**flow/run.sh**
```bash
#!/bin/bash
# the make line also repeats each setting of config.mk as NAME=value (left out here)
make -C /OpenROAD-flow-scripts/flow DESIGN_CONFIG=/design/flow/config.mk WORK_HOME=/design/flow/orfs CLKGATE_MAP_FILE= finish
```
**flow/config.mk**
```make
export PLATFORM = sky130hd
export DESIGN_NAME = brain_m
export DESIGN_NICKNAME = brain_m
export VERILOG_FILES = /design/flow/design.v
export SDC_FILE = /design/flow/constraint.sdc
export NUM_CORES = 4
export LEC_CHECK = 0
export CAP_MARGIN = 20
export CORE_MARGIN = 2
export CORE_UTILIZATION = 40
export CTS_CLUSTER_DIAMETER = 288
export PLACE_DENSITY = 0.84
export SLEW_MARGIN = 25
export TNS_END_PERCENT = 90
```
**flow/constraint.sdc**
```tcl
create_clock -name core_clock -period 10.0 [get_ports {clk}]
set_input_delay 2.0000 -clock core_clock [delete_from_list [all_inputs] [get_ports {clk}]]
set_output_delay 2.0000 -clock core_clock [all_outputs]
set_load 0.01 [all_outputs]
```
**flow/design.v**
```verilog
`timescale 1ns / 1ps
module sensory_neuron( clk, rst, d, th, start, y);
	input clk, rst, start;
	input [6:0] d, th;
	output reg y;
	reg [1:0] state, nextstate;
	reg [6:0] dReg, dNext;
	reg yHold;
	always@(posedge clk)
		if (rst)
		begin
			state <= 2'b00;
			dReg <= 7'b0;
			yHold <= 1'b0;
		end
		else
		begin
			state <= nextstate;
			dReg <= dNext;
			yHold <= y;
		end
	always@(*)
	begin
		dNext = dReg;
		y = yHold;
		case (state)
			2'b00: 
				begin
				dNext = 7'b0;
				nextstate = (start)? 2'b01: 2'b00;
				y = 1'b0;
				end
			2'b01:
				begin 
				dNext = d;
				nextstate = 2'b10;
				y = 1'b0;
				end
			2'b10:
				if( dReg == th)
					nextstate = 2'b11;
				else
					nextstate = 2'b00;
			2'b11:
				begin
				y = 1'b1;
				nextstate = 2'b00;
				end
		endcase
	end
endmodule 
`timescale 1ns / 1ps
module direction_ganglion(clk, rst, distance, start, dir, colrcode, flat);
	input clk, rst, start, dir;
	input [99:0] distance;
	output reg colrcode;
	output reg [6:0] flat;
	localparam [25:0] WAIT_LIMIT = 26'd7;
	reg [3:0] state, nextstate;
	reg [25:0] cnt, cntNext;
	reg [6:0] ascnt, ascntNext, dscnt, dscntNext; 
	reg [99:0] dReg, dRegNext, prevReg, prevRegNext;
	reg colrHold;
	reg [6:0] flatHold;
	always @(posedge clk)
	if (rst)
	begin
		state <= 4'b0000;
		cnt <= 26'b0;
		ascnt <= 7'b0;
		dscnt <= 7'b0;
		dReg <= 100'b0;
		prevReg <= 100'b0;
		colrHold <= 1'b0;
		flatHold <= 7'b0;
	end
	else
	begin
		colrHold <= colrcode;
		flatHold <= flat;
		state <= nextstate;
		cnt <= cntNext;
		ascnt <= ascntNext;
		dscnt <= dscntNext;
		dReg <= dRegNext;
		prevReg <= prevRegNext;
	end
	always @(*)
	begin
		cntNext = cnt;
		ascntNext = ascnt;
		dscntNext = dscnt;
		dRegNext = dReg;
		prevRegNext = prevReg;
		colrcode = colrHold;
		flat = flatHold;
		case(state)
			4'b0000:
			begin
				cntNext = 26'b0;
				ascntNext = 7'b0;
				dscntNext = 7'b0;
				dRegNext = 100'b0;
				prevRegNext = 100'b0;
				nextstate= (start)? 4'b0001:4'b0000; 
			end
			4'b0001:
			begin
				dRegNext = distance;
				nextstate = 4'b0010;
			end
			4'b0010:
			begin
				cntNext = cnt + 1;
				if(cnt < WAIT_LIMIT)
					nextstate = 4'b0010;
				else
					nextstate = 4'b0011;
			end
			4'b0011:
			begin
				prevRegNext = dReg;
				dRegNext = distance;
				cntNext = 26'b0;
				nextstate = 4'b0100;
			end
			4'b0100:
			begin
				if	(prevReg > dReg)
					nextstate = 4'b0101;
				else if (prevReg < dReg)
					nextstate = 4'b0110;
				else
					nextstate = 4'b0010;
			end
			4'b0101:
			begin
				dscntNext = dscnt + 1;
				nextstate = (start)? 4'b0010:4'b0111;
			end
			4'b0110:
			begin
				ascntNext = ascnt + 1;
				nextstate = (start)? 4'b0010:4'b0111;
			end
			4'b0111:
				nextstate = (dir)? 4'b1000:4'b1001;
			4'b1000:
			begin
				flat = ascnt;
				colrcode = 1'b1;
				nextstate = 4'b0000;
			end
			4'b1001:
			begin
				flat = dscnt;
				colrcode = 1'b0;
				nextstate = 4'b0000;
			end
			default: 
			begin
				nextstate = 4'b0000;
				cntNext = 26'b0;
				ascntNext = 7'b0;
				dscntNext = 7'b0;
				dRegNext = 100'b0;
				prevRegNext = 100'b0;
				flat = 7'b0;
				colrcode = 1'b0;
			end
		endcase
	end
endmodule
`timescale 1ns / 1ps
module inter_neuron(clk, rst, flat, th, mode, shape_code, wAddr, wE);
	input clk, rst, mode;
	input [6:0] th, flat;
	output reg wE;
	output reg [11:0] shape_code;
	output reg [4:0] wAddr;
	reg [4:0] state, nextstate, wAddrNext;
	reg [6:0] fReg, fRegNext;
	reg [11:0] shape_codeNext;
	reg wEHold;
	always @(posedge clk)
	if (rst)
	begin
		state <= 5'b00000;
		fReg <= 7'b0;
		wAddr <= 5'b0;
		shape_code <= 12'b0;
		wEHold <= 1'b0;
	end
	else
	begin
		wEHold <= wE;
		state <= nextstate;
		fReg <= fRegNext;
		wAddr <= wAddrNext;
		shape_code <= shape_codeNext;
	end
	always @(*)
	begin
		fRegNext = fReg;
		wAddrNext = wAddr;
		shape_codeNext = shape_code;
		wE = wEHold;
		case(state)
		5'b00000:
		begin
			fRegNext = 7'b0;
			nextstate = (mode)? 5'b00000:5'b00001;
			wE = 1'b0;
		end
		5'b00001:
		begin
			fRegNext = flat;
			nextstate = 5'b00010;
			wE = 1'b0;
		end
		5'b00010:
			if (fReg == th)
				nextstate = 5'b00011;
			else
				nextstate = 5'b00000;
		5'b00011:
			case(th)
				7'b1100100: nextstate = 5'b00100;
				7'b1011111: nextstate = 5'b00101;
				7'b1011010: nextstate = 5'b00110;
				7'b1010101: nextstate = 5'b00111;
				7'b1010000: nextstate = 5'b01000;
				7'b1001011: nextstate = 5'b01001;
				7'b1000110: nextstate = 5'b01010;
				7'b1000001: nextstate = 5'b01011;
				7'b0111100: nextstate = 5'b01100;
				7'b0110111: nextstate = 5'b01101;
				7'b0110010: nextstate = 5'b01110;
				7'b0101101: nextstate = 5'b01111;
				7'b0101000: nextstate = 5'b10000;
				7'b0100011: nextstate = 5'b10001;
				7'b0011110: nextstate = 5'b10010;
				7'b0011001: nextstate = 5'b10011;
				7'b0010100: nextstate = 5'b10100;
				7'b0001111: nextstate = 5'b10101;
				7'b0001010: nextstate = 5'b10110;
				7'b0000101: nextstate = 5'b10111;
				default: nextstate = 5'b00011;
			endcase
		5'b00100:
		begin
			shape_codeNext = {fReg, 5'b00000};
			wAddrNext = 5'b00000;
			wE = 1'b1;
			nextstate = 5'b00011;
		end
		5'b00101:
		begin
			shape_codeNext = {fReg, 5'b00001};
			wAddrNext = 5'b00001;
			wE = 1'b1;
			nextstate = 5'b00011;
		end
		5'b00110:
		begin
			shape_codeNext = {fReg, 5'b00010};
			wAddrNext = 5'b00010;
			wE = 1'b1;
			nextstate = 5'b00011;
		end
		5'b00111:
		begin
			shape_codeNext = {fReg, 5'b00011};
			wAddrNext = 5'b00011;
			wE = 1'b1;
			nextstate = 5'b00011;
		end
		5'b01000:
		begin
			shape_codeNext = {fReg, 5'b00100};
			wAddrNext = 5'b00100;
			wE = 1'b1;
			nextstate = 5'b00011;
		end
		5'b01001:
		begin
			shape_codeNext = {fReg, 5'b00101};
			wAddrNext = 5'b00101;
			wE = 1'b1;
			nextstate = 5'b00011;
		end
		5'b01010:
		begin
			shape_codeNext = {fReg, 5'b00110};
			wAddrNext = 5'b00110;
			wE = 1'b1;
			nextstate = 5'b00011;
		end
		5'b01011:
		begin
			shape_codeNext = {fReg, 5'b00111};
			wAddrNext = 5'b00111;
			wE = 1'b1;
			nextstate = 5'b00011;
		end
		5'b01100:
		begin
			shape_codeNext = {fReg, 5'b01000};
			wAddrNext = 5'b01000;
			wE = 1'b1;
			nextstate = 5'b00011;
		end
		5'b01101:
		begin
			shape_codeNext = {fReg, 5'b01001};
			wAddrNext = 5'b01001;
			wE = 1'b1;
			nextstate = 5'b00011;
		end
		5'b01110:
		begin
			shape_codeNext = {fReg, 5'b01010};
			wAddrNext = 5'b01010;
			wE = 1'b1;
			nextstate = 5'b00011;
		end
		5'b01111:
		begin
			shape_codeNext = {fReg, 5'b01011};
			wAddrNext = 5'b01011;
			wE = 1'b1;
			nextstate = 5'b00011;
		end
		5'b10000:
		begin
			shape_codeNext = {fReg, 5'b01100};
			wAddrNext = 5'b01100;
			wE = 1'b1;
			nextstate = 5'b00011;
		end
		5'b10001:
		begin
			shape_codeNext = {fReg, 5'b01101};
			wAddrNext = 5'b01101;
			wE = 1'b1;
			nextstate = 5'b00011;
		end
		5'b10010:
		begin
			shape_codeNext = {fReg, 5'b01110};
			wAddrNext = 5'b01110;
			wE = 1'b1;
			nextstate = 5'b00011;
		end
		5'b10011:
		begin
			shape_codeNext = {fReg, 5'b01111};
			wAddrNext = 5'b01111;
			wE = 1'b1;
			nextstate = 5'b00011;
		end
		5'b10100:
		begin
			shape_codeNext = {fReg, 5'b10000};
			wAddrNext = 5'b10000;
			wE = 1'b1;
			nextstate = 5'b00011;
		end
		5'b10101:
		begin
			shape_codeNext = {fReg, 5'b10001};
			wAddrNext = 5'b10001;
			wE = 1'b1;
			nextstate = 5'b00011;
		end
		5'b10110:
		begin
			shape_codeNext = {fReg, 5'b10010};
			wAddrNext = 5'b10010;
			wE = 1'b1;
			nextstate = 5'b00011;
		end
		5'b10111:
		begin
			shape_codeNext = {fReg, 5'b10011};
			wAddrNext = 5'b10011;
			wE = 1'b1;
			nextstate = 5'b00011;
		end
		default: 
		begin
			nextstate = 5'b00000;
			shape_codeNext = shape_code;
			wAddrNext = wAddr;
			wE = 1'b0;
			fRegNext = fReg;
		end
	endcase
	end
endmodule
`timescale 1ns / 1ps
module memory_neuron(clk, rst, WE1, WE2, WE3, WE4, WE5, 
							WE6, WE7, WE8, WE9, WE10, WE11, 
							WE12, WE13, WE14, WE15, WE16, WE17, 
							WE18, WE19, WE20, wAddr1, wAddr2, wAddr3, 
							wAddr4, wAddr5, wAddr6, wAddr7, wAddr8, 
							wAddr9, wAddr10, wAddr11, wAddr12, wAddr13, 
							wAddr14, wAddr15, wAddr16, wAddr17, wAddr18, 
							wAddr19, wAddr20, wData1, wData2, wData3, wData4, 
							wData5, wData6, wData7, wData8, wData9, wData10, 
							wData11, wData12, wData13, wData14, wData15, wData16, 
							wData17, wData18, wData19, wData20, rAddr1, rAddr2, 
							rData1, rData2);
	input clk, rst, WE1, WE2, WE3, WE4, WE5, 
			WE6, WE7, WE8, WE9, WE10, WE11, 
			WE12, WE13, WE14, WE15, WE16, WE17, 
			WE18, WE19, WE20;
	input [4:0] wAddr1, wAddr2, wAddr3, wAddr4, wAddr5, 
					wAddr6, wAddr7, wAddr8, wAddr9, wAddr10, 
					wAddr11, wAddr12, wAddr13, wAddr14, wAddr15, 
					wAddr16, wAddr17, wAddr18, wAddr19, wAddr20, 
					rAddr1, rAddr2;
	input [11:0] wData1, wData2, wData3, wData4, wData5, wData6, 
					 wData7, wData8, wData9, wData10, wData11, wData12, 
					 wData13, wData14, wData15, wData16, wData17, wData18, 
					 wData19, wData20;
	output [11:0] rData1, rData2;
	reg [11:0] mem[31:0];
	integer i;
	always@(posedge clk)
		if(rst)
			for (i = 0; i < 32; i = i + 1)
				mem[i] <= 12'b0;
		else if(WE1)
			mem[wAddr1] <= wData1;
		else if(WE2)
			mem[wAddr2] <= wData2;
		else if(WE3)
			mem[wAddr3] <= wData3;
		else if(WE4)
			mem[wAddr4] <= wData4;
		else if(WE5)
			mem[wAddr5] <= wData5;
		else if(WE6)
			mem[wAddr6] <= wData6;
		else if(WE7)
			mem[wAddr7] <= wData7;
		else if(WE8)
			mem[wAddr8] <= wData8;
		else if(WE9)
			mem[wAddr9] <= wData9;
		else if(WE10)
			mem[wAddr10] <= wData10;
		else if(WE11)
			mem[wAddr11] <= wData11;
		else if(WE12)
			mem[wAddr12] <= wData12;
		else if(WE13)
			mem[wAddr13] <= wData13;
		else if(WE14)
			mem[wAddr14] <= wData14;
		else if(WE15)
			mem[wAddr15] <= wData15;
		else if(WE16)
			mem[wAddr16] <= wData16;
		else if(WE17)
			mem[wAddr17] <= wData17;
		else if(WE18)
			mem[wAddr18] <= wData18;
		else if(WE19)
			mem[wAddr19] <= wData19;
		else if(WE20)
			mem[wAddr20] <= wData20;
		else 
			mem[wAddr20 + 1] <= wData1;
	assign rData1 = mem[rAddr1];
	assign rData2 = mem[rAddr2];
endmodule
`timescale 1ns / 1ps
module intelligent_stimuli_comparison_unit(clk, rst, E, asc, dsc, mode, read1, read2, colr1, colr2, colr, oe, dot_m, r_Addr1, r_Addr2);
	input clk, rst, E, mode, colr1, colr2;
	input [6:0] asc, dsc;
	input [11:0] read1, read2;
	output reg colr, oe;
	output reg [4:0] dot_m, r_Addr1, r_Addr2;
	reg [4:0] state, nextstate,  r_Addr1Next,  r_Addr2Next;
	reg [7:0] ascReg, ascRegNext, dscReg, dscRegNext, 
				 remReg1, remReg1Next, remReg2, remReg2Next;
	reg [27:0] cnt, cntNext;
	reg colrHold, oeHold;
	reg [4:0] dot_mHold;
	localparam [27:0] HOLD_LIMIT = 28'd5;
	always @(posedge clk)
	if (rst)
	begin
		state <= 5'b00000;
		ascReg <= 8'b0;
		dscReg <= 8'b0;
		remReg1 <= 8'b0;
		remReg2 <= 8'b0;
		cnt <= 28'b0;
		r_Addr1 <= 5'b0;
		r_Addr2 <= 5'b0;
		colrHold <= 1'b0;
		oeHold <= 1'b0;
		dot_mHold <= 5'b0;
	end
	else
	begin
		colrHold <= colr;
		oeHold <= oe;
		dot_mHold <= dot_m;
		state <= nextstate;
		ascReg <= ascRegNext;
		dscReg <= dscRegNext;
		remReg1 <= remReg1Next;
		remReg2 <= remReg2Next;
		cnt <= cntNext;
		r_Addr1 <= r_Addr1Next;
		r_Addr2 <= r_Addr2Next;
	end
	always @(*)
	begin
		nextstate = state;
		ascRegNext = ascReg;
		dscRegNext = dscReg;
		remReg1Next = remReg1;
		remReg2Next = remReg2;
		cntNext = cnt;
		r_Addr1Next = r_Addr1;
		r_Addr2Next = r_Addr2;
		colr = colrHold;
		oe = oeHold;
		dot_m = dot_mHold;
		case(state)
			5'b00000:
			begin
				ascRegNext = 8'b0;
				dscRegNext = 8'b0;
				cntNext = 28'b0;
				remReg1Next = 8'b0;
				remReg2Next = 8'b0;
				nextstate = (mode)? 5'b00001: 5'b00000;
			end
			5'b00001:
			begin
				ascRegNext = {1'b0, asc[6:0]};  
				dscRegNext = {1'b0, dsc[6:0]};
				nextstate = (E)? 5'b00010:5'b00011;
			end
			5'b00010:
			begin
				r_Addr1Next = 5'b0;
				r_Addr2Next = 5'b0;
				nextstate = 5'b00100;
			end
			5'b00011:
			begin
				r_Addr1Next = 5'b10100;
				r_Addr2Next = 5'b10100;
				nextstate = 5'b10001;
			end
			5'b00100:
			begin
				remReg1Next = ascReg - {1'b0, read1[11:5]};
				remReg2Next = dscReg - {1'b0, read2[11:5]};
				if ( !(r_Addr1 < 5'b10100) && !(r_Addr2 < 5'b10100))
					nextstate = 5'b00000;
				else if ( !(r_Addr1 < 5'b10100) && (r_Addr2 < 5'b10100))
					nextstate = 5'b01011;
				else if (r_Addr1 < 5'b10100)
					nextstate = 5'b00101;
				else
				 nextstate = 5'b00100;
			end
			5'b00101:
			if (remReg1[7] == 1)
				nextstate = 5'b00110;
			else if (remReg1 == 8'b00000000)
				nextstate = 5'b01000;
			else if (remReg1 > 8'b00000000)
				nextstate = 5'b01001;
			else
				nextstate = 5'b00101;
			5'b00110:
			begin
				r_Addr1Next = r_Addr1 + 1;
				nextstate = 5'b00111;
			end
			5'b00111:
			if (r_Addr1 < 5'b10100)
				nextstate = 5'b00101;
			else if (!(r_Addr1 < 5'b10100))
				nextstate = 5'b01011;
			else
				nextstate = 5'b00111;
			5'b01000:
			begin
				colr = colr1;
				dot_m = read1[4:0];
				cntNext = cnt + 1;
				oe = 1'b1;
				if (cnt < HOLD_LIMIT)
					nextstate = 5'b01000;
				else if (!(cnt < HOLD_LIMIT))
					nextstate = 5'b01010;
			end
			5'b01001:
			begin
				ascRegNext = remReg1;
				nextstate = 5'b00010;
			end
			5'b01010:
			begin
				oe = 1'b0;
				cntNext = 28'b0;
				if (r_Addr1 < 5'b10100)
					nextstate = 5'b00101;
				else if (!(r_Addr1 < 5'b10100))
					nextstate = 5'b01011;
				else 
					nextstate = 5'b01010;
			end
			5'b01011:
			if (remReg2[7] == 1)
				nextstate = 5'b01100;
			else if (remReg2 == 8'b00000000)
				nextstate = 5'b01110;
			else if (remReg2 > 8'b00000000)
				nextstate = 5'b01111;
			else
				nextstate = 5'b01011;
			5'b01100:
			begin
				r_Addr2Next = r_Addr2 + 1;
				nextstate = 5'b01101;
			end
			5'b01101:
			if (r_Addr2 < 5'b10100)
				nextstate = 5'b01011;
			else if (!(r_Addr2 < 5'b10100))
				nextstate = 5'b00000;
			else
				nextstate = 5'b01101;
			5'b01110:
			begin
				colr = colr2;
				dot_m = read2[4:0];
				cntNext = cnt + 1;
				oe = 1'b1;
				if (cnt < HOLD_LIMIT)
					nextstate = 5'b01110;
				else if (!(cnt < HOLD_LIMIT))
					nextstate = 5'b10000;
				else
					nextstate = 5'b01110;
			end
			5'b01111:
			begin
				dscRegNext = remReg2;
				r_Addr2Next = 5'b00000;
				nextstate = 5'b00100;
			end
			5'b10000:
			begin
				oe = 1'b0;
				cntNext = 28'b0;
				if (r_Addr2 < 5'b10100)
					nextstate = 5'b01011;
				else if (!(r_Addr2 < 5'b10100))
					nextstate = 5'b00000;
				else
					nextstate = 5'b10000;
			end
			5'b10001:
			begin
				remReg1Next = ascReg - {1'b0, read1[11:5]};
				remReg2Next = dscReg - {1'b0, read2[11:5]};
				cntNext = 28'b0;
				oe = 1'b0;
				if ((r_Addr1 == 5'b00000) && (r_Addr2 == 5'b00000))
					nextstate = 5'b00000;
				else if ((r_Addr1 == 5'b00000) && !(r_Addr2 == 5'b00000))
					nextstate = 5'b10110;
				else if ( !(r_Addr1 == 5'b00000))
					nextstate = 5'b10010;
				else
					nextstate = 5'b10001;
			end
			5'b10010:
			if (remReg1[7] > 8'b00000000)
				nextstate = 5'b10100;
			else if (remReg1 == 8'b00000000)
				nextstate = 5'b10011;
			else
				nextstate = 5'b10010;
			5'b10011:
			begin
				colr = colr1;
				dot_m = read1[4:0];
				oe = 1'b1;
				cntNext = cnt + 1;
				if (cnt < HOLD_LIMIT)
					nextstate = 5'b10011;
				else if (!(cnt < HOLD_LIMIT))
					nextstate = 5'b10110;
				else
					nextstate = 5'b10011;
			end
			5'b10100:
			begin
				colr = colr1;
				dot_m = read1[4:0];
				oe = 1'b1;
				r_Addr1Next = r_Addr1 - 1;
				ascRegNext = remReg1;
				nextstate = 5'b10101;
			end
			5'b10101:
			begin
				cntNext = cnt + 1;
				if (cnt < HOLD_LIMIT)
					nextstate = 5'b10101;
				else if ( !(cnt < HOLD_LIMIT) && r_Addr1 != 8'b00000000)
					nextstate = 5'b10001;
				else if ( cnt < HOLD_LIMIT && r_Addr1 == 8'b00000000)
					nextstate = 5'b10110;
			end
			5'b10110:
			begin
				cntNext = 28'b0;
				oe = 1'b0;
				if (remReg2 == 8'b00000000)
					nextstate = 5'b11000;
				else if (remReg2 > 8'b00000000)
					nextstate = 5'b10111;
				else 
					nextstate = 5'b10110;
			end
			5'b10111:
			begin
				colr = colr2;
				dot_m = read2[4:0];
				oe = 1'b1;
				r_Addr2Next = r_Addr2 - 1;
				dscRegNext = remReg2;
				nextstate = 5'b10101;
			end
			5'b11000:
			begin
				colr = colr2;
				dot_m = read2[4:0];
				oe = 1'b1;
				cntNext = cnt + 1;
				if (cnt < HOLD_LIMIT)
					nextstate = 5'b11000;
				else if (!(cnt < HOLD_LIMIT))
					nextstate = 5'b00000;
				else
					nextstate = 5'b11000;
			end
			5'b11001:
			begin
				cntNext = cnt + 1;
				if (cnt < HOLD_LIMIT)
					nextstate = 5'b11001;
				else if ( !(cnt < HOLD_LIMIT) && r_Addr2 == 8'b00000000)
					nextstate = 5'b00000;
				else if ( !(cnt < HOLD_LIMIT) && r_Addr2 != 8'b00000000)
					nextstate = 5'b10110;
				else
					nextstate = 5'b11001;
			end
			default:
			begin
				ascRegNext = 8'b0;
				dscRegNext = 8'b0;
				cntNext = 28'b0;
				remReg1Next = 8'b0;
				remReg2Next = 8'b0;
				r_Addr1Next = 5'b0;
				r_Addr2Next = 5'b0;
				colr = 1'b0;
				dot_m = 5'b0;
				oe = 1'b0;
			end
		endcase
	end
endmodule
`timescale 1ns / 1ps
module brain_m(clk, rst, distance, mode, start, E, color, OE, shape);
	input clk, rst, mode, start, E;
	input [6:0] distance;
	output color, OE;
	output [4:0] shape;
	wire [99:0] W1;
	wire W2, W3, W8, W13, W14, 
		  W15, W16, W17, W18, W19, 
		  W20, W21, W22, W23, W24, 
		  W25, W26, W27, W28, W29, 
		  W30, W31;
	wire [6:0] W4, W5;
	wire [11:0] W6, W51, W52, W53, 
					W54, W55, W56, W57, 
					W58, W59, W60, W61, 
					W62, W63, W64, W65, 
					W66, W67, W68, W69, 
					W11, W12;
	wire [4:0] W7, W32, W33, W34, W35, 
				  W36, W37, W38, W39, W40, 
				  W41, W42, W43, W44, W45, 
				  W46, W47, W48, W49, W50, 
				  W9, W10;
	sensory_neuron s1(clk, rst, distance, 7'b0000010, start, W1[0]);
	sensory_neuron s2(clk, rst, distance, 7'b0000011, start, W1[1]);
	sensory_neuron s3(clk, rst, distance, 7'b0000100, start, W1[2]);
	sensory_neuron s4(clk, rst, distance, 7'b0000101, start, W1[3]);
	sensory_neuron s5(clk, rst, distance, 7'b0000110, start, W1[4]);
	sensory_neuron s6(clk, rst, distance, 7'b0000111, start, W1[5]);
	sensory_neuron s7(clk, rst, distance, 7'b0001000, start, W1[6]);
	sensory_neuron s8(clk, rst, distance, 7'b0001001, start, W1[7]);
	sensory_neuron s9(clk, rst, distance, 7'b0001010, start, W1[8]);
	sensory_neuron s10(clk, rst, distance, 7'b0001011, start, W1[9]);
	sensory_neuron s11(clk, rst, distance, 7'b0001100, start, W1[10]);
	sensory_neuron s12(clk, rst, distance, 7'b0001101, start, W1[11]);
	sensory_neuron s13(clk, rst, distance, 7'b0001110, start, W1[12]);
	sensory_neuron s14(clk, rst, distance, 7'b0001111, start, W1[13]);
	sensory_neuron s15(clk, rst, distance, 7'b0010000, start, W1[14]);
	sensory_neuron s16(clk, rst, distance, 7'b0010001, start, W1[15]);
	sensory_neuron s17(clk, rst, distance, 7'b0010010, start, W1[16]);
	sensory_neuron s18(clk, rst, distance, 7'b0010011, start, W1[17]);
	sensory_neuron s19(clk, rst, distance, 7'b0010100, start, W1[18]);
	sensory_neuron s20(clk, rst, distance, 7'b0010101, start, W1[19]);
	sensory_neuron s21(clk, rst, distance, 7'b0010110, start, W1[20]);
	sensory_neuron s22(clk, rst, distance, 7'b0010111, start, W1[21]);
	sensory_neuron s23(clk, rst, distance, 7'b0011000, start, W1[22]);
	sensory_neuron s24(clk, rst, distance, 7'b0011001, start, W1[23]);
	sensory_neuron s25(clk, rst, distance, 7'b0011010, start, W1[24]);
	sensory_neuron s26(clk, rst, distance, 7'b0011011, start, W1[25]);
	sensory_neuron s27(clk, rst, distance, 7'b0011100, start, W1[26]);
	sensory_neuron s28(clk, rst, distance, 7'b0011101, start, W1[27]);
	sensory_neuron s29(clk, rst, distance, 7'b0011110, start, W1[28]);
	sensory_neuron s30(clk, rst, distance, 7'b0011111, start, W1[29]);
	sensory_neuron s31(clk, rst, distance, 7'b0100000, start, W1[30]);
	sensory_neuron s32(clk, rst, distance, 7'b0100001, start, W1[31]);
	sensory_neuron s33(clk, rst, distance, 7'b0100010, start, W1[32]);
	sensory_neuron s34(clk, rst, distance, 7'b0100011, start, W1[33]);
	sensory_neuron s35(clk, rst, distance, 7'b0100100, start, W1[34]);
	sensory_neuron s36(clk, rst, distance, 7'b0100101, start, W1[35]);
	sensory_neuron s37(clk, rst, distance, 7'b0100110, start, W1[36]);
	sensory_neuron s38(clk, rst, distance, 7'b0100111, start, W1[37]);
	sensory_neuron s39(clk, rst, distance, 7'b0101000, start, W1[38]);
	sensory_neuron s40(clk, rst, distance, 7'b0101001, start, W1[39]);
	sensory_neuron s41(clk, rst, distance, 7'b0101010, start, W1[40]);
	sensory_neuron s42(clk, rst, distance, 7'b0101011, start, W1[41]);
	sensory_neuron s43(clk, rst, distance, 7'b0101100, start, W1[42]);
	sensory_neuron s44(clk, rst, distance, 7'b0101101, start, W1[43]);
	sensory_neuron s45(clk, rst, distance, 7'b0101110, start, W1[44]);
	sensory_neuron s46(clk, rst, distance, 7'b0101111, start, W1[45]);
	sensory_neuron s47(clk, rst, distance, 7'b0110000, start, W1[46]);
	sensory_neuron s48(clk, rst, distance, 7'b0110001, start, W1[47]);
	sensory_neuron s49(clk, rst, distance, 7'b0110010, start, W1[48]);
	sensory_neuron s50(clk, rst, distance, 7'b0110011, start, W1[49]);
	sensory_neuron s51(clk, rst, distance, 7'b0110100, start, W1[50]);
	sensory_neuron s52(clk, rst, distance, 7'b0110101, start, W1[51]);
	sensory_neuron s53(clk, rst, distance, 7'b0110110, start, W1[52]);
	sensory_neuron s54(clk, rst, distance, 7'b0110111, start, W1[53]);
	sensory_neuron s55(clk, rst, distance, 7'b0111000, start, W1[54]);
	sensory_neuron s56(clk, rst, distance, 7'b0111001, start, W1[55]);
	sensory_neuron s57(clk, rst, distance, 7'b0111010, start, W1[56]);
	sensory_neuron s58(clk, rst, distance, 7'b0111011, start, W1[57]);
	sensory_neuron s59(clk, rst, distance, 7'b0111100, start, W1[58]);
	sensory_neuron s60(clk, rst, distance, 7'b0111101, start, W1[59]);
	sensory_neuron s61(clk, rst, distance, 7'b0111110, start, W1[60]);
	sensory_neuron s62(clk, rst, distance, 7'b0111111, start, W1[61]);
	sensory_neuron s63(clk, rst, distance, 7'b1000000, start, W1[62]);
	sensory_neuron s64(clk, rst, distance, 7'b1000001, start, W1[63]);
	sensory_neuron s65(clk, rst, distance, 7'b1000010, start, W1[64]);
	sensory_neuron s66(clk, rst, distance, 7'b1000011, start, W1[65]);
	sensory_neuron s67(clk, rst, distance, 7'b1000100, start, W1[66]);
	sensory_neuron s68(clk, rst, distance, 7'b1000101, start, W1[67]);
	sensory_neuron s69(clk, rst, distance, 7'b1000110, start, W1[68]);
	sensory_neuron s70(clk, rst, distance, 7'b1000111, start, W1[69]);
	sensory_neuron s71(clk, rst, distance, 7'b1001000, start, W1[70]);
	sensory_neuron s72(clk, rst, distance, 7'b1001001, start, W1[71]);
	sensory_neuron s73(clk, rst, distance, 7'b1001010, start, W1[72]);
	sensory_neuron s74(clk, rst, distance, 7'b1001011, start, W1[73]);
	sensory_neuron s75(clk, rst, distance, 7'b1001100, start, W1[74]);
	sensory_neuron s76(clk, rst, distance, 7'b1001101, start, W1[75]);
	sensory_neuron s77(clk, rst, distance, 7'b1001110, start, W1[76]);
	sensory_neuron s78(clk, rst, distance, 7'b1001111, start, W1[77]);
	sensory_neuron s79(clk, rst, distance, 7'b1010000, start, W1[78]);
	sensory_neuron s80(clk, rst, distance, 7'b1010001, start, W1[79]);
	sensory_neuron s81(clk, rst, distance, 7'b1010010, start, W1[80]);
	sensory_neuron s82(clk, rst, distance, 7'b1010011, start, W1[81]);
	sensory_neuron s83(clk, rst, distance, 7'b1010100, start, W1[82]);
	sensory_neuron s84(clk, rst, distance, 7'b1010101, start, W1[83]);
	sensory_neuron s85(clk, rst, distance, 7'b1010110, start, W1[84]);
	sensory_neuron s86(clk, rst, distance, 7'b1010111, start, W1[85]);
	sensory_neuron s87(clk, rst, distance, 7'b1011000, start, W1[86]);
	sensory_neuron s88(clk, rst, distance, 7'b1011001, start, W1[87]);
	sensory_neuron s89(clk, rst, distance, 7'b1011010, start, W1[88]);
	sensory_neuron s90(clk, rst, distance, 7'b1011011, start, W1[89]);
	sensory_neuron s91(clk, rst, distance, 7'b1011100, start, W1[90]);
	sensory_neuron s92(clk, rst, distance, 7'b1011101, start, W1[91]);
	sensory_neuron s93(clk, rst, distance, 7'b1011110, start, W1[92]);
	sensory_neuron s94(clk, rst, distance, 7'b1011111, start, W1[93]);
	sensory_neuron s95(clk, rst, distance, 7'b1100000, start, W1[94]);
	sensory_neuron s96(clk, rst, distance, 7'b1100001, start, W1[95]);
	sensory_neuron s97(clk, rst, distance, 7'b1100010, start, W1[96]);
	sensory_neuron s98(clk, rst, distance, 7'b1100011, start, W1[97]);
	sensory_neuron s99(clk, rst, distance, 7'b1100100, start, W1[98]);
	sensory_neuron s100(clk, rst, distance, 7'b1100101, start, W1[99]);
	direction_ganglion d1(clk, rst, W1, start, 1'b1, W2, W4);
	direction_ganglion d2(clk, rst, W1, start, 1'b0, W3, W5);
	inter_neuron in1(clk, rst, W5, 7'b1100100, mode, W6, W7, W8);
	inter_neuron in2(clk, rst, W5, 7'b1011111, mode, W51, W32, W13);
	inter_neuron in3(clk, rst, W5, 7'b1011010, mode, W52, W33, W14);
	inter_neuron in4(clk, rst, W5, 7'b1010101, mode, W53, W34, W15);
	inter_neuron in5(clk, rst, W5, 7'b1010000, mode, W54, W35, W16);
	inter_neuron in6(clk, rst, W5, 7'b1001011, mode, W55, W36, W17);
	inter_neuron in7(clk, rst, W5, 7'b1000110, mode, W56, W37, W18);
	inter_neuron in8(clk, rst, W5, 7'b1000001, mode, W57, W38, W19);
	inter_neuron in9(clk, rst, W5, 7'b0111100, mode, W58, W39, W20);
	inter_neuron in10(clk, rst, W5, 7'b0110111, mode, W59, W40, W21);
	inter_neuron in11(clk, rst, W5, 7'b0110010, mode, W60, W41, W22);
	inter_neuron in12(clk, rst, W5, 7'b0101101, mode, W61, W42, W23);
	inter_neuron in13(clk, rst, W5, 7'b0101000, mode, W62, W43, W24);
	inter_neuron in14(clk, rst, W5, 7'b0100011, mode, W63, W44, W25);
	inter_neuron in15(clk, rst, W5, 7'b0011110, mode, W64, W45, W26);
	inter_neuron in16(clk, rst, W5, 7'b0011001, mode, W65, W46, W27);
	inter_neuron in17(clk, rst, W5, 7'b0010100, mode, W66, W47, W28);
	inter_neuron in18(clk, rst, W5, 7'b0001111, mode, W67, W48, W29);
	inter_neuron in19(clk, rst, W5, 7'b0001010, mode, W68, W49, W30);
	inter_neuron in20(clk, rst, W5, 7'b0000101, mode, W69, W50, W31);
	memory_neuron m(clk, rst, W8, W13, W14, W15, W16, W17, W18, W19, 
						W20, W21, W22, W23, W24, W25, W26, W27, W28, 
						W29, W30, W31, W7, W32, W33, W34, W35, W36, 
						W37, W38, W39, W40, W41, W42, W43, W44, W45, 
						W46, W47, W48, W49, W50, W6, W51, W52, W53, 
						W54, W55, W56, W57, W58, W59, W60, W61, W62, 
						W63, W64, W65, W66, W67, W68, W69, W9, W10, 
						W11, W12);
	intelligent_stimuli_comparison_unit iscu(clk, rst, E, W4, W5, mode, W11, W12, W2, W3, color, OE, shape, W9, W10);
endmodule
```
==> results of run 1 <==
## metrics by stage
step                util, %  worst slack, ns  hold slack (ns)
finish                 44.5             3.45            0.422
global route           44.5             3.21            0.441
CTS                    44.5             3.33            0.429
detailed placement     41.2             3.46            0.430
global placement       41.1             3.49            0.425
floorplan                 -             5.25            0.419
## area by class of cell
type / instances / area share, %
Timing Repair Buffer: 99 / 0.769
Sequential cell: 2616 / 47.7
Tap cell: 3533 / 3.75
Inverter: 299 / 0.953
Clock buffer: 372 / 6.45
Multi-Input combinational cell: 7292 / 39.3
Clock inverter: 92 / 1.05
Antenna cell: 5 / 0.0106
## per-layer routing
metal,routed length (um),up-vias,GRT usage [%]
li1,-,38211,-
met1,108000,39758,24.5
met2,126000,3930,31.0
met3,25100,894,4.07
met4,12800,0,9.12
met5,0,-,0
==> ci_impl_report.md, run 1 <==
### Metrics collected by this job

| Metric | Value |
|---|---|
| Largest net degree at the start of global routing | 229 |
| Root Driver | clkbuf_16 |
| Critical path endpoint category | output port |
| Gate Area | 0.0463 mm2 |
| Nets | roughly 11k |
| Sw frac | between 20% and 30% |
| P_sw | 5.37 mW |
| DRC Markers | 0 |
| Leakage | 41.7 nW |
| Register bit total from synthesis | about 2.6k |
| Hold path cells | 1 |
| Critical Path End | shape[1] |
| GPL Wtd Cong | roughly 0.94 |
| Yosys warns | 5 |
| Final non-filler cell total | 14.3k |
| Overall Power | 22.7 mW |
| Initial antenna violation count | 6 |
| TritonCTS Buffers | ~270 |
| WL per Instance | 19.0 um |
| Top cells by area | dfxtp_1 (42%), edfxtp_1 (11%), a21oi_1 (6.9%) |
| Yosys cell types | 92 |
| Async SR Flop Fraction | 0% |
| Tool warnings | ~40 |
| Setup TNS | 0 ns |
| R2R setup slack | 4.89 ns |
| Area delta synth->final | 10.9% |
| Vias | 82.8k |
| Drt pass-1 iters | 6 |
| Critical Path, Cell by Cell | buf_4 > mux4_2 > mux4_2 > mux2i_1 > o221ai_1 > clkdlybuf4s50_1 |
| Hold_buf cts | 0 |
| Post-CTS Resized | 0 |
| Synth Area in Simple Gates | 16.9% |
| Core Footprint | 0.265 mm2 |
| # H-tree levels | 5 |
| Yosys stat area | 0.106 mm2 |
| Total GRT Usage | 19.2% |
| Max-Cap Viols | 0 |
| Clock slew at reported path FFs | ~0.070 ns |
| Synthesized cell area | 0.106 mm2 |
| Total Routed Length | 272,000 um |
| WHS Endpoint | s17.state[2] |
| Worst r2r src | in2.state[1] |
| Kind of cell adding the most delay to the critical path | multiplexers |
| Logic pwr share | under 10% |
| WP buf/inv | 2 |
| Rows | approximately 190 |
| Status | timing/DRC/antenna clean |
| Chip Area | about 0.27 mm2 |
| Xor/xnor share | 0.651% |
| Register Area | 0.0562 mm2 |
| Fin. max-slew vios | 0 |
| CP Max Fanout | 38 |
| Setup violations, final | 0 |
| RSZ-0062 raised after global routing | false |
| CTS Buffer Depth | 4 |
| Post-route clock period utilization | between 60% and 70% |
| Ports | 19 |
| Floorplan core density | 40.1% |
| Hold path start | s17.state[0] |
| Vias in the first global route | 79.3k |
| Iter 0 DRT Violations | between 9k and 10k |
| Area leader share | a little over two fifths |
| Slew HR | 26.5% |
| Worst r2r path cells | 9 |
| Worst Hold Class | reg -> reg |
| Avg Cell Area, Syn | 9.73 um2 |
| Top cells by count | dfxtp_1 (2,232), a21oi_1 (1,467), nor2_1 (1,189) |
| Seq pwr | 11.3 mW |
| Combinational Power | 1.33 mW |
| Aoi share | between 15 and 20% |
| Post-synth seq share | 52.9% |
| Die width | 519 um |
| Adder share | 2.74% |
| Power density over the cells | 193 mW/mm2 |
| CTS tree | yes |
| Final critical-path required period | 6.55 ns |
| Worst slew pin tran | 1.10 ns |
| # placed instances | between 10k and 15k |
| Largest area contributor in the netlist | dfxtp_1 |
| Synth Flop Type | dfxtp_1 |
| Int Pwr | 17.4 mW |
| Fin. Hold Viols | 0 |
| Final Skew | between 0.05 and 0.06 ns |
| Design area | approximately 0.12 mm2 |
| Worst vdd ir | 0.161 mV |
| Post-CTS Setup Inserts | 0 |
| Fill cells | 23.5k |
| Arr. time, crit path | 4.55 ns |
| CP startpoint kind | register |
| Crit path top cell by count | mux4_2 |
| RR Endpoint | m.mem[10][4] |
| Clock latency on the worst-skew pair | 0.86 ns |
| Via/cell ratio | 5.79 |
| Top-count cell post-synth | dfxtp_1 |
| Max frequency | 0.153 GHz |
| Total grt overflow | 0 |
| Slowest CP cell | dfxtp_4 |
| HPWL Detailed | between 150,000 and 200,000 um |
| Ys cells | ~11k |
| Placed Area | 0.109 mm2 |
| Number of flops mapped to enable cells by yosys | about 380 |
| Mapped Cells | approximately 11k |
| Top pwr grp | registers |
| Max incr delay on CP | about 0.86 ns |
| Area fraction in mux cells | between 6 and 7% |
| Logic family by area | simple AND/OR/NAND/NOR gates |
| Routed Antenna Nets | 0 |
| CP Class | reg -> out |
| Clock power frac | 44.5% |
| Critical Path Stages | 6 |
| Die Ht | ~520 um |
| Clock network power | 10.1 mW |
| Sink Count | between 2k and 3k |
| First-pass GRT wire length | 430,000 um |
| I/O Buffers | 18 |
| Worst EP required | approximately 8.0 ns |
| Sequential share of power | approximately half |
==> run 2, diff against run 1 <==
- ABC_AREA: default -> 1
- CELL_PAD_IN_SITES_DETAIL_PLACEMENT: default -> 2
- CELL_PAD_IN_SITES_GLOBAL_PLACEMENT: default -> 0
- CORE_UTILIZATION: 40 -> 55
- CTS_CLUSTER_DIAMETER: 288 -> 54
- GPL_ROUTABILITY_DRIVEN: default -> 0
- GPL_TIMING_DRIVEN: default -> 0
- MAX_ROUTING_LAYER: default -> met4
- MIN_ROUTING_LAYER: default -> met1
- PLACE_DENSITY: 0.84 -> default
- SETUP_SLACK_MARGIN: default -> 0.06
- TNS_END_PERCENT: 90 -> default
- clock period: 10.0 -> 4.41 ns (I/O delays scaled with it)
==> ci_impl_report.md, run 2 <==
## Implementation flow summary

| Metric | Value |
|---|---|
| Error msg | [ERROR DPL-0033] detailed placement checks failed during check placement. |
| Floorplan core density | between 50% and 60% |
| Die Ht | between 400 and 500 um |
| Chip Area | 0.199 mm2 |
| Adder share | 2.71% |
| Core Footprint | a little under 0.2 mm2 |
| Rows | about 160 |
| Top cells by count | dfxtp_1 (2,232), nor2_1 (1,979), o21ai_0 (1,714) |
| Async SR Flop Fraction | 0% |
| Last stage reached | detailed placement (3_5_place_dp) |
| Post-synth seq share | 52.4% |
| Register bit total from synthesis | between 2k and 3k |
| Die width | 446 um |
| Largest area contributor in the netlist | dfxtp_1 |
| Synthesized cell area | between 0.1 and 0.15 mm2 |
| Top-count cell post-synth | dfxtp_1 |
| Aoi share | about a fifth |
| Area leader share | 41.6% |
| Area fraction in mux cells | 0.00933% |
| Top cells by area | dfxtp_1 (42%), edfxtp_1 (11%), o21ai_0 (8.0%) |
| Ys cells | 13.2k |
| Mapped Cells | between 10k and 15k |
| Synth Area in Simple Gates | 18.5% |
| Ports | 19 |
| Yosys stat area | 0.107 mm2 |
| Xor/xnor share | less than 1% |
| Yosys warns | 5 |
| Yosys cell types | 74 |
| Number of flops mapped to enable cells by yosys | 384 |
| I/O Buffers | 10 |
| Status | did not finish |
| Synth Flop Type | dfxtp_1 |
| Avg Cell Area, Syn | around 8 um2 |
| Logic family by area | AND-OR/OR-AND gates |
==> run 2: through the flow <==
| step | total power, mW | TNS, ns | worst slack [ns] | instances |
|---|---|---|---|---|
| 2_1_floorplan | 27.8 | 0 | 0.892 | 13382 |
| 3_3_place_gp | 29.1 | -1950.57 | -2.28 | 15934 |
==> run 3, diff against run 2 <==
- ABC_AREA: 1 -> default
- CELL_PAD_IN_SITES_DETAIL_PLACEMENT: 2 -> default
- CORE_UTILIZATION: 55 -> 70
- GPL_ROUTABILITY_DRIVEN: 0 -> default
- GPL_TIMING_DRIVEN: 0 -> default
- HOLD_SLACK_MARGIN: default -> 0.28
- MAX_ROUTING_LAYER: met4 -> default
- MIN_ROUTING_LAYER: met1 -> default
- SETUP_SLACK_MARGIN: 0.06 -> 1.3
- clock period: 4.41 -> 4.78 ns (I/O delays scaled with it)
==> ci_impl_report.md, run 3 <==
### Metrics collected by this job

| Metric | Value |
|---|---|
| Status | timing/DRC/antenna clean |
| Clock slew at reported path FFs | 0.06 ns |
| Max frequency | approximately 0.23 GHz |
| Largest net degree at the start of global routing | a little under 200 |
| Die Ht | 394 um |
| Slowest CP cell | mux4_2 |
| Met1 Use GR | between 40 and 50% |
| Synth Flop Type | dfxtp_1 |
| RSZ-0062 raised after global routing | true |
| Adder share | roughly 2.7% |
| Arr. time, crit path | 3.43 ns |
| Final non-filler cell total | 12.9k |
| WL per Instance | 22.4 um |
| Total GRT Usage | 35.8% |
| WP buf/inv | 6 |
| RR Endpoint | iscu.remReg2[7] |
| Area fraction in mux cells | 6.78% |
| Tool warnings | 43 |
| I/O Buffers | 18 |
| Worst slew pin tran | 1.16 ns |
| Logic family by area | simple AND/OR/NAND/NOR gates |
| CP Max Fanout | 6 |
| P_sw | 11.0 mW |
| Worst EP required | between 3 and 4 ns |
| Critical path endpoint category | output port |
| Dpl ws | 0.347 ns |
| Clock latency on the worst-skew pair | 0.91 ns |
| Top-count cell post-synth | dfxtp_1 |
| Initial antenna violation count | 6 |
| Root Driver | clkbuf_16 |
| Async SR Flop Fraction | 0% |
| Post-synth seq share | 52.9% |
| Avg Cell Area, Syn | 9.73 um2 |
| Top cells by count | dfxtp_1 (2,232), a21oi_1 (1,467), nor2_1 (1,189) |
| Setup violations, final | 0 |
| CTS Buffer Depth | 4 |
| Area delta synth->final | 11.1% |
| Power density over the cells | 402 mW/mm2 |
| TritonCTS Buffers | between 200 and 300 |
| Design area | 0.118 mm2 |
| Top pwr grp | registers |
| Vias in the first global route | 81.0k |
| Worst r2r path cells | 15 |
| Total grt overflow | 0 |
| Area leader share | 42.1% |
| Chip Area | approximately 0.15 mm2 |
| Largest area contributor in the netlist | dfxtp_1 |
| # H-tree levels | 5 |
| Critical Path, Cell by Cell | buf_12 > buf_6 > buf_12 > buf_16 > buf_6 > mux4_2 > mux4_2 > mux2i_2 > o221ai_2 > buf_2 |
| Synth Area in Simple Gates | 16.9% |
| Aoi share | 15.6% |
| Nets | 10.9k |
| Sw frac | roughly 23% |
| Via/cell ratio | 6.51 |
| Xor/xnor share | less than 1% |
| Hold path start | s44.state[0] |
| Logic pwr share | 6.1% |
| Grt peak-use layer | met2 |
| Clock network power | approximately 21 mW |
| Overall Power | between 40 and 50 mW |
| Final Hold Slack | 0.433 ns |
| Fin. Hold Viols | 0 |
| Register bit total from synthesis | roughly 2.6k |
| Critical Path Stages | 10 |
| Yosys cell types | 92 |
| Fin. max-slew vios | 0 |
| Hold_buf cts | 0 |
| First-pass GRT wire length | 448,000 um |
| Critical Path End | shape[2] |
| Int Pwr | around 36 mW |
| Grt met2 use | 58.8% |
| Max-Cap Viols | 0 |
| Drt pass-1 iters | 6 |
| Rows | 142 |
| Final Skew | ~0.057 ns |
| Worst vdd ir | 0.378 mV |
| Iter 0 DRT Violations | roughly 9.3k |
| Sink Count | 2,616 |
| Number of flops mapped to enable cells by yosys | ~380 |
| Final core occ | around four fifths |
| DRC Markers | 0 |
| Kind of cell adding the most delay to the critical path | multiplexers |
| Placed Area | 0.108 mm2 |
| Yosys warns | 5 |
| Total Routed Length | 289,000 um |
| Setup TNS | 0 ns |
| Floorplan core density | between 70% and 80% |
| Clock power frac | 43.9% |
| Routed Antenna Nets | 0 |
| R2R setup slack | 0.87 ns |
| GPL Wtd Cong | 0.994 |
| Max incr delay on CP | 0.52 ns |
| CP startpoint kind | register |
| Sequential share of power | 49.9% |
| CP Class | reg -> out |
| Yosys stat area | 0.106 mm2 |
| # placed instances | 12.4k |
| Synthesized cell area | roughly 0.11 mm2 |
| Mapped Cells | 10.9k |
| Top cells by area | dfxtp_1 (42%), edfxtp_1 (11%), a21oi_1 (6.9%) |
| Ys cells | 10.9k |
| Die width | just under 400 um |
| Core Footprint | ~0.15 mm2 |
| Post-route clock period utilization | 91.8% |
| M3 GR Usage | 6.84% |
| WHS Endpoint | s44.state[2] |
| Fill cells | 9,856 |
| Combinational Power | 2.91 mW |
| Hold path cells | 1 |
| CTS tree | yes |
| Final critical-path required period | 4.39 ns |
| Slew HR | around 22% |
| HPWL Detailed | 173,000 um |
| Seq pwr | between 20 and 25 mW |
| Leakage | 42.6 nW |
| Final worst slack | just under 0.4 ns |
| Ports | 19 |
| Vias | ~84k |
| Worst Hold Class | reg -> reg |
[run 3: what timing repair did]
item / 4_1_cts / 5_1_grt
setup endpoints to repair: 329 / 235
gates resized: 127 / 68
buffers inserted: 43 / 14
pin swaps: 21 / 17
gates cloned: 13 / 0
[run 3: layout make-up]
cell class / count / area (um2) / share of cell area (%)
diodes: 1 / 2.50 / 0.00212
clock buffers: 396 / 8030 / 6.80
clock inverters: 63 / 688 / 0.583
inverters: 299 / 1120 / 0.951
multi-input cells: 7292 / 46900 / 39.8
flip-flops and latches: 2616 / 56300 / 47.7
well taps: 2016 / 2520 / 2.14
repair buffers: 207 / 2440 / 2.07
[run 3: routing by layer]
metal / vias to the layer above / share of wire (%)
li1: 38407 / -
met1: 40337 / 38
met2: 4015 / 48
met3: 1102 / 8.7
met4: 8 / 5.5
met5: - / 0.016
==> run 4, diff against run 3 <==
- CELL_PAD_IN_SITES_GLOBAL_PLACEMENT: 0 -> default
- CORE_MARGIN: 2 -> 5
- CORE_UTILIZATION: 70 -> 40
- CTS_CLUSTER_DIAMETER: 54 -> 288
- GPL_TIMING_DRIVEN: default -> 0
- HOLD_SLACK_MARGIN: 0.28 -> default
- PLACE_DENSITY: default -> 0.84
- SETUP_SLACK_MARGIN: 1.3 -> default
- TNS_END_PERCENT: default -> 15
- clock period: 4.78 -> 10.0 ns (I/O delays scaled with it)
==> ci_impl_report.md, run 4 <==
### Metrics collected by this job

| Metric | Value |
|---|---|
| Area delta synth->final | 13.3% |
| Sequential share of power | around 50% |
| # H-tree levels | 4 |
| Post-CTS Setup Inserts | 0 |
| Final Skew | 0.0902 ns |
| Worst slew pin tran | 1.25 ns |
| Clock network power | between 9 and 10 mW |
| Logic family by area | simple AND/OR/NAND/NOR gates |
| Synth Area in Simple Gates | roughly 17% |
| Async SR Flop Fraction | 0% |
| Worst Hold Class | reg -> reg |
| WL per Instance | 22.0 um |
| Fin. Hold Viols | 0 |
| Slowest CP cell | clkdlybuf4s50_1 |
| Design area | 0.120 mm2 |
| Setup violations, final | 0 |
| Register bit total from synthesis | 2,616 |
| Root Driver | clkbuf_16 |
| Tool warnings | 28 |
| Status | timing/DRC/antenna clean |
| Top layer in use | met5 |
| Total grt overflow | 0 |
| Fill cells | around 24k |
| Synthesized cell area | roughly 0.11 mm2 |
| Sw frac | between 20% and 30% |
| Post-synth seq share | 52.9% |
| Critical Path End | m.mem[1][10] |
| Top cells by count | dfxtp_1 (2,232), a21oi_1 (1,467), nor2_1 (1,189) |
| Met2 wire len | 144,000 um |
| Largest net degree at the start of global routing | 20 |
| Top-count cell post-synth | dfxtp_1 |
| Ys cells | approximately 11k |
| Leakage | between 40 and 50 nW |
| Worst EP required | 10.48 ns |
| Clock latency on the worst-skew pair | approximately 0.94 ns |
| Die width | 525 um |
| WHS Endpoint | s47.state[2] |
| Fin. max-slew vios | 0 |
| Placed Area | roughly 0.11 mm2 |
| CP startpoint kind | primary input |
| Clock slew at reported path FFs | 0.07 ns |
| Max-Cap Viols | 0 |
| Vias | 89.2k |
| Yosys warns | 5 |
| RR Endpoint | iscu.remReg2[7] |
| Routed Antenna Nets | 0 |
| Mapped Cells | 10.9k |
| Synth Flop Type | dfxtp_1 |
| Post-route clock period utilization | a little under 70% |
| Via/cell ratio | about 5.9 |
| Largest area contributor in the netlist | dfxtp_1 |
| Max frequency | 0.147 GHz |
| Met3 wire len | 41,200 um |
| Iter 0 DRT Violations | 12.3k |
| Area leader share | 42.1% |
| R2R setup slack | 3.78 ns |
| WP buf/inv | 2 |
| Metal-1 WL | 122,000 um |
| TritonCTS Buffers | 235 |
| Number of flops mapped to enable cells by yosys | ~380 |
| Sink Count | roughly 2.6k |
| Slew HR | 16.6% |
| Total GRT Usage | 22.8% |
| Rows | 189 |
| Total Routed Length | approximately 330,000 um |
| Die Ht | 525 um |
| First-pass GRT wire length | 500,000 um |
| Combinational Power | 1.63 mW |
| CP Class | in -> reg |
| CTS tree | yes |
| Critical path endpoint category | register |
| CP Max Fanout | 12 |
| Yosys stat area | 0.106 mm2 |
| HPWL Detailed | 225,000 um |
| Arr. time, crit path | a little over 7 ns |
| Nets | 11.6k |
| Worst r2r path cells | 17 |
| GPL Wtd Cong | 0.981 |
| Ports | 19 |
| Hold_buf cts | 0 |
| Clock power frac | 43.3% |
| Adder share | 2.74% |
| I/O Buffers | 11 |
| Floorplan core density | 40.1% |
| Hold path cells | 1 |
| Logic pwr share | 7.2% |
| Xor/xnor share | 0.651% |
| Final critical-path required period | 6.78 ns |
| DRC Markers | 0 |
| CTS Buffer Depth | 3 |
| Crit path from | rst |
| Area fraction in mux cells | under 10% |
| Initial antenna violation count | 24 |
| Top cells by area | dfxtp_1 (42%), edfxtp_1 (11%), a21oi_1 (6.9%) |
| Top pwr grp | registers |
| Power density over the cells | 188 mW/mm2 |
| Vias in the first global route | 84.3k |
| Critical Path Stages | 12 |
| Core Footprint | ~0.26 mm2 |
| Seq pwr | 11.2 mW |
| Yosys cell types | 92 |
| Hold path start | s47.state[0] |
| Post-CTS Resized | 0 |
| RSZ-0062 raised after global routing | false |
| Avg Cell Area, Syn | 9.73 um2 |
| Drt pass-1 iters | 7 |
| Final core occ | 45.4% |
| Aoi share | 15.6% |
| Kind of cell adding the most delay to the critical path | simple AND/OR/NAND/NOR gates |
| Setup TNS | 0 ns |
| Chip Area | 0.276 mm2 |
| Int Pwr | 17.0 mW |
| Critical Path, Cell by Cell | clkdlybuf4s50_1 > nor2_1 > nand4_1 > nor3_2 > nand2_1 > inv_2 > a31oi_1 > a31oi_1 > o211ai_1 > and4_1 > nand3_2 > nand2_1 |
| P_sw | about 5.6 mW |
| Max incr delay on CP | approximately 0.65 ns |
| Worst vdd ir | 0.167 mV |
-- run 4: final cells by class --
| class | instances | area (um2) | share of cell area [%] |
|---|---|---|---|
| Clock inverter | 120 | 1690 | 1.41 |
| Tap cell | 3533 | 4420 | 3.67 |
| Multi-Input combinational cell | 7292 | 46100 | 38.4 |
| Clock buffer | 321 | 6750 | 5.61 |
| Sequential cell | 2616 | 56200 | 46.7 |
| Buffer | 907 | 3580 | 2.98 |
| Antenna cell | 8 | 20.0 | 0.0166 |
| Timing Repair Buffer | 22 | 357 | 0.296 |
| Inverter | 299 | 1120 | 0.933 |
-- run 4: per-layer routing --
layer / vias up / track usage [%]
li1: 39804 / -
met1: 42396 / 28.3
met2: 5606 / 34.9
met3: 1393 / 6.49
met4: 26 / 14.8
met5: - / 0
-- run 4: through the flow --
stage	setup slack, ns	hold WS, ns	std cells	total power, mW
global route	3.25	0.419	15111	23.2
global placement	1.60	0.425	14658	12.9
detailed placement	2.62	0.429	14669	12.9
CTS	2.93	0.403	15110	22.5
finish	3.22	0.404	15118	22.6
floorplan	5.25	0.419	11114	12.4
==> run 5, diff against run 4 <==
- ABC_AREA: default -> 0
- CELL_PAD_IN_SITES_GLOBAL_PLACEMENT: default -> 2
- CORE_ASPECT_RATIO: default -> 1.0
- CORE_MARGIN: 5 -> 2
- CORE_UTILIZATION: 40 -> 62
- CTS_CLUSTER_DIAMETER: 288 -> default
- GPL_TIMING_DRIVEN: 0 -> default
- MAX_ROUTING_LAYER: default -> met5
- PLACE_DENSITY: 0.84 -> default
- PLACE_DENSITY_LB_ADDON: default -> 0.3
- SLEW_MARGIN: 25 -> 20
- TNS_END_PERCENT: 15 -> default
- clock period: 10.0 -> 11.1 ns (I/O delays scaled with it)
==> ci_impl_report.md, run 5 <==
## Implementation flow summary

| Metric | Value |
|---|---|
| Yosys warns | 5 |
| Top cells by count | dfxtp_1 (2,232), a21oi_1 (1,467), nor2_1 (1,189) |
| Async SR Flop Fraction | 0% |
| Die width | roughly 420 um |
| Ys cells | 10.9k |
| Area fraction in mux cells | 6.78% |
| Aoi share | 15.6% |
| Largest area contributor in the netlist | dfxtp_1 |
| Core Footprint | about 0.17 mm2 |
| Avg Cell Area, Syn | 9.73 um2 |
| Die Ht | 418 um |
| Area leader share | 42.1% |
| Number of flops mapped to enable cells by yosys | roughly 380 |
| Top cells by area | dfxtp_1 (42%), edfxtp_1 (11%), a21oi_1 (6.9%) |
| Floorplan core density | between 60% and 70% |
| Yosys cell types | just over 90 |
| Synth Flop Type | dfxtp_1 |
| Last stage reached | global placement without I/O (3_1_place_gp_skip_io) |
| Adder share | between 2 and 3% |
| Post-synth seq share | 52.9% |
| Top-count cell post-synth | dfxtp_1 |
| Rows | 151 |
| Synthesized cell area | 0.106 mm2 |
| Status | did not finish |
| Yosys stat area | 0.106 mm2 |
| Logic family by area | simple AND/OR/NAND/NOR gates |
| Mapped Cells | 10.9k |
| Error msg | [ERROR FLW-0024] Place density exceeds 1.0 (current PLACE_DENSITY_LB_ADDON =  0.3). Please check if the value of  PLACE_DENSITY_LB_ADDON is between 0 and 0.99. |
| Register bit total from synthesis | 2,616 |
| Chip Area | 0.175 mm2 |
| Synth Area in Simple Gates | 16.9% |
| Xor/xnor share | less than 1% |
==> run 6, diff against run 5 <==
- ABC_AREA: 0 -> default
- CELL_PAD_IN_SITES_DETAIL_PLACEMENT: default -> 1
- CELL_PAD_IN_SITES_GLOBAL_PLACEMENT: 2 -> default
- CORE_ASPECT_RATIO: 1.0 -> default
- CORE_UTILIZATION: 62 -> 70
- CTS_CLUSTER_SIZE: default -> 49
- PLACE_DENSITY: default -> 0.53
- PLACE_DENSITY_LB_ADDON: 0.3 -> default
- SETUP_SLACK_MARGIN: default -> 1.13
- clock period: 11.1 -> 5.46 ns (I/O delays scaled with it)
==> ci_impl_report.md, run 6 <==
## Implementation flow summary

| Metric | Value |
|---|---|
| Status | did not finish |
| Last stage reached | clock tree synthesis (4_1_cts) |
| Error msg | [ERROR DPL-0033] detailed placement checks failed during check placement. |
| Post-synth seq share | 52.9% |
| Xor/xnor share | less than 1% |
| Mapped Cells | 10.9k |
| Async SR Flop Fraction | 0% |
| GPL Wtd Cong | 0.998 |
| Ys cells | 10.9k |
| Avg Cell Area, Syn | about 9.7 um2 |
| Rows | 142 |
| Top-count cell post-synth | dfxtp_1 |
| Area leader share | 42.1% |
| Yosys cell types | 92 |
| Core Footprint | 0.150 mm2 |
| Floorplan core density | 70.7% |
| Ports | 19 |
| Synthesized cell area | 0.106 mm2 |
| Aoi share | 15.6% |
| Yosys stat area | 0.106 mm2 |
| Die width | roughly 390 um |
| Logic family by area | simple AND/OR/NAND/NOR gates |
| I/O Buffers | 18 |
| Number of flops mapped to enable cells by yosys | 384 |
| Area fraction in mux cells | 6.78% |
| Die Ht | 394 um |
| Register bit total from synthesis | 2,616 |
| Chip Area | 0.155 mm2 |
| Top cells by area | dfxtp_1 (42%), edfxtp_1 (11%), a21oi_1 (6.9%) |
| Dpl ws | 0.348 ns |
| HPWL Detailed | 253,000 um |
| Synth Flop Type | dfxtp_1 |
| Largest area contributor in the netlist | dfxtp_1 |
| Adder share | between 2 and 3% |
| Top cells by count | dfxtp_1 (2,232), a21oi_1 (1,467), nor2_1 (1,189) |
| Synth Area in Simple Gates | 16.9% |
| Yosys warns | 5 |
run 6: through the flow:
step                      utilization, %  area (um2)  hold slack [ns]  instances  power (mW)
after detailed placement            71.4      107000            0.436      12345        23.8
after floorplan                        -      107000            0.419      11114        22.6
after global placement              71.4      107000            0.425      12344        23.3
==> run 7, diff against run 6 <==
- CAP_MARGIN: 20 -> 30
- CELL_PAD_IN_SITES_DETAIL_PLACEMENT: 1 -> default
- CELL_PAD_IN_SITES_GLOBAL_PLACEMENT: default -> 2
- CORE_UTILIZATION: 70 -> 61
- CTS_CLUSTER_DIAMETER: default -> 274
- CTS_CLUSTER_SIZE: 49 -> default
- MAX_ROUTING_LAYER: met5 -> default
- PLACE_DENSITY: 0.53 -> default
- SETUP_SLACK_MARGIN: 1.13 -> default
- clock period: 5.46 -> 9.77 ns (I/O delays scaled with it)
==> ci_impl_report.md, run 7 <==
## Implementation flow summary

| Metric | Value |
|---|---|
| Status | did not finish |
| Adder share | approximately 2.7% |
| Mapped Cells | between 10k and 15k |
| Top cells by area | dfxtp_1 (42%), edfxtp_1 (11%), a21oi_1 (6.9%) |
| Synthesized cell area | 0.106 mm2 |
| Synth Area in Simple Gates | approximately 17% |
| Core Footprint | approximately 0.17 mm2 |
| Synth Flop Type | dfxtp_1 |
| Top cells by count | dfxtp_1 (2,232), a21oi_1 (1,467), nor2_1 (1,189) |
| Number of flops mapped to enable cells by yosys | 384 |
| Chip Area | ~0.18 mm2 |
| Aoi share | between 15 and 20% |
| Area leader share | 42.1% |
| Ys cells | roughly 11k |
| Rows | 153 |
| Last stage reached | global placement without I/O (3_1_place_gp_skip_io) |
| Async SR Flop Fraction | 0% |
| Top-count cell post-synth | dfxtp_1 |
| Die width | 421 um |
| Die Ht | 421 um |
| Error msg | [ERROR GPL-0301] Utilization 107.147 % exceeds 100%. |
| Yosys warns | 5 |
| Yosys cell types | 92 |
| Avg Cell Area, Syn | around 9.7 um2 |
| Xor/xnor share | 0.651% |
| Register bit total from synthesis | roughly 2.6k |
| Post-synth seq share | 52.9% |
| Yosys stat area | 0.106 mm2 |
| Area fraction in mux cells | under 10% |
| Logic family by area | simple AND/OR/NAND/NOR gates |
| Largest area contributor in the netlist | dfxtp_1 |
| Floorplan core density | 61.2% |
==> run 8, diff against run 7 <==
- ABC_AREA: default -> 1
- CELL_PAD_IN_SITES_GLOBAL_PLACEMENT: 2 -> 1
- CORE_ASPECT_RATIO: default -> 0.58
- CTS_CLUSTER_DIAMETER: 274 -> 249
- GPL_ROUTABILITY_DRIVEN: default -> 0
- GPL_TIMING_DRIVEN: default -> 0
- HOLD_SLACK_MARGIN: default -> 0.08
- MIN_ROUTING_LAYER: default -> met2
- SETUP_SLACK_MARGIN: default -> 1.16
==> ci_impl_report.md, run 8 <==
## Implementation flow summary

| Metric | Value |
|---|---|
| TritonCTS Buffers | around 230 |
| Mapped Cells | roughly 13k |
| Xor/xnor share | 0.114% |
| Ys cells | 13.2k |
| Total GRT Usage | roughly 80% |
| Number of flops mapped to enable cells by yosys | 384 |
| Top-count cell post-synth | dfxtp_1 |
| Post-CTS Resized | 0 |
| Synth Area in Simple Gates | roughly 18% |
| Register bit total from synthesis | around 2.6k |
| Last stage reached | global routing (5_1_grt) |
| Yosys warns | 5 |
| Logic family by area | AND-OR/OR-AND gates |
| Area leader share | 41.6% |
| Avg Cell Area, Syn | ~8 um2 |
| Hold_buf cts | 0 |
| Sink Count | around 2.6k |
| Core Footprint | 0.175 mm2 |
| HPWL Detailed | slightly below 300,000 um |
| Die Ht | 323 um |
| Chip Area | 0.179 mm2 |
| Floorplan core density | ~61% |
| Adder share | around 2.7% |
| Total grt overflow | 1,941 |
| Top cells by area | dfxtp_1 (42%), edfxtp_1 (11%), o21ai_0 (8.0%) |
| I/O Buffers | 10 |
| Synth Flop Type | dfxtp_1 |
| Ports | 19 |
| Largest area contributor in the netlist | dfxtp_1 |
| Error msg | [ERROR GRT-0116] Global routing finished with congestion. Check the congestion regions in the DRC Viewer. |
| # H-tree levels | 4 |
| Top cells by count | dfxtp_1 (2,232), nor2_1 (1,979), o21ai_0 (1,714) |
| Async SR Flop Fraction | 0% |
| Rows | 117 |
| Dpl ws | 2.33 ns |
| Status | did not finish |
| Yosys cell types | between 70 and 80 |
| Yosys stat area | 0.107 mm2 |
| Area fraction in mux cells | less than 1% |
| CTS Buffer Depth | 4 |
| Die width | 555 um |
| Synthesized cell area | 0.107 mm2 |
| Aoi share | about a fifth |
| Post-synth seq share | 52.4% |
| Post-CTS Setup Inserts | 0 |
| Root Driver | clkbuf_16 |
==> run 8: through the flow <==
| stage | total power, mW | cells | utilization [%] | hold slack (ns) | instance area, um2 |
|---|---|---|---|---|---|
| after CTS | 22.7 | 16218 | 68.8 | 0.422 | 120000 |
| after detailed placement | 13.2 | 15793 | 64.2 | 0.412 | 112000 |
| after global placement | 13.1 | 15712 | 63.4 | 0.407 | 111000 |
| after floorplan | 12.5 | 13382 | - | 0.400 | 108000 |
==> run 8: layer usage <==
metal  overflow  track usage [%]
met5        222             77.1
met4        104             53.4
met3       1527             95.7
met2         88             80.8
met1          -                -
No activity file was given, so power comes from the tool's default toggle rates.
